==> inputs of run a <==
==> flow/design.v (excerpt) <==
module fp_multiplier(input [31:0] a,input [31:0] b,output [31:0]out,input clk,
	input rst,input in_valid,output out_valid);
Settings: LEC_CHECK=0, ABC_AREA=0, CAP_MARGIN=20, CELL_PAD_IN_SITES_DETAIL_PLACEMENT=0, CELL_PAD_IN_SITES_GLOBAL_PLACEMENT=3, CORE_ASPECT_RATIO=1.01, CORE_MARGIN=2, CORE_UTILIZATION=32, CTS_CLUSTER_DIAMETER=313, CTS_CLUSTER_SIZE=16, GPL_ROUTABILITY_DRIVEN=0, GPL_TIMING_DRIVEN=0, HOLD_SLACK_MARGIN=0.07, MAX_ROUTING_LAYER=met4, MIN_ROUTING_LAYER=met1, PLACE_DENSITY_LB_ADDON=0.18, SETUP_SLACK_MARGIN=0.47, SLEW_MARGIN=15; clock period 3.07 ns.
run.sh (not shown) runs the stock make flow with config.mk's settings and CLKGATE_MAP_FILE=.
==> run b (differences from run a) <==
- CAP_MARGIN: 20 -> 10
- CELL_PAD_IN_SITES_GLOBAL_PLACEMENT: 3 -> 2
- CORE_ASPECT_RATIO: 1.01 -> unset
- CORE_UTILIZATION: 32 -> 72
- CTS_CLUSTER_DIAMETER: 313 -> 363
- CTS_CLUSTER_SIZE: 16 -> 32
- GPL_ROUTABILITY_DRIVEN: 0 -> 1
- GPL_TIMING_DRIVEN: 0 -> unset
- HOLD_SLACK_MARGIN: 0.07 -> unset
- MAX_ROUTING_LAYER: met4 -> unset
- PLACE_DENSITY_LB_ADDON: 0.18 -> 0.0
- SETUP_SLACK_MARGIN: 0.47 -> 0.58
==> flow/constraint.sdc (replaced) <==
create_clock -name core_clock -period 2.02 [get_ports {clk}]
set_input_delay 0.4040 -clock core_clock [delete_from_list [all_inputs] [get_ports {clk}]]
set_output_delay 0.4040 -clock core_clock [all_outputs]
set_load 0.01 [all_outputs]
==> run c (differences from run a) <==
- ABC_AREA: 0 -> 1
- CAP_MARGIN: 20 -> 10
- CELL_PAD_IN_SITES_GLOBAL_PLACEMENT: 3 -> unset
- CORE_ASPECT_RATIO: 1.01 -> unset
- CORE_UTILIZATION: 32 -> 72
- CTS_CLUSTER_DIAMETER: 313 -> 93
- CTS_CLUSTER_SIZE: 16 -> 32
- GPL_ROUTABILITY_DRIVEN: 0 -> 1
- GPL_TIMING_DRIVEN: 0 -> unset
- HOLD_SLACK_MARGIN: 0.07 -> unset
- MAX_ROUTING_LAYER: met4 -> unset
- PLACE_DENSITY: unset -> 0.72
- PLACE_DENSITY_LB_ADDON: 0.18 -> unset
- SETUP_SLACK_MARGIN: 0.47 -> 0.22
==> flow/constraint.sdc (replaced) <==
create_clock -name core_clock -period 1.35 [get_ports {clk}]
set_input_delay 0.2700 -clock core_clock [delete_from_list [all_inputs] [get_ports {clk}]]
set_output_delay 0.2700 -clock core_clock [all_outputs]
set_load 0.01 [all_outputs]
==> notes <==
- Run c ran to the end with violations: setup timing. Run b failed in 3_1_place_gp_skip_io, error FLW-0024. Run a produced a clean layout.
- Between run c and run a, the lower combinational power is in run a (gap about 140%, measured against run a).
- Between run c and run a, the lower sequential power is in run a (gap 130%, measured against run a).
- Die area: run b < run c < run a.
- Hold slack: run a is better than run c (0.20 ns).
- In flip-flop count, run c and run a do not differ.
- Between run a and run c, the lower global-route usage is in run a (gap 9.3 points).
- Against run c, the sequential share of layout area of run a is lower by 0.88 points.
- Of run a and run c, run c has the higher first-iteration DRC count (gap about 45%, measured against run c).
==> figures <==
item	run b	run c	run a
Num rows	116	118	176
Worst setup margin	-	-0.503 ns	0.649 ns
Net Sw Frac	-	25.7%	25.1%
Cell area after layout	-	81700 sq um	82700 sq um
Register share of total power	-	66.0%	60.7%
Number of buffers added for setup after CTS	-	12	0
DRC marker count from the first detailed-route iteration	-	2201	1208
R2R Path Start	-	side.db[127]	side.da[127]
Reg clk slew, reported paths	-	0.12 ns	0.07 ns
Maxcap violations	-	0	0
Inserted Clock Buffers	-	89	177
Launching element of the worst setup path	-	side.db[127]	side.da[127]
Total die size	104000 sq um	106000 sq um	232000 sq um
Via count of the first global-routing pass	-	35700	33100
Area fraction in compound gates	0.233%	1.82%	0.233%
Outcome	did not finish	finished with violations	finished clean
Failing step	3_1_place_gp_skip_io	-	-
Violated checks	-	setup timing	-
H-tree Lvls	-	3	4
Starting density of the core	72.8%	72.3%	32.2%
Power figures rest on the tool's default switching activity, not on a simulated workload.
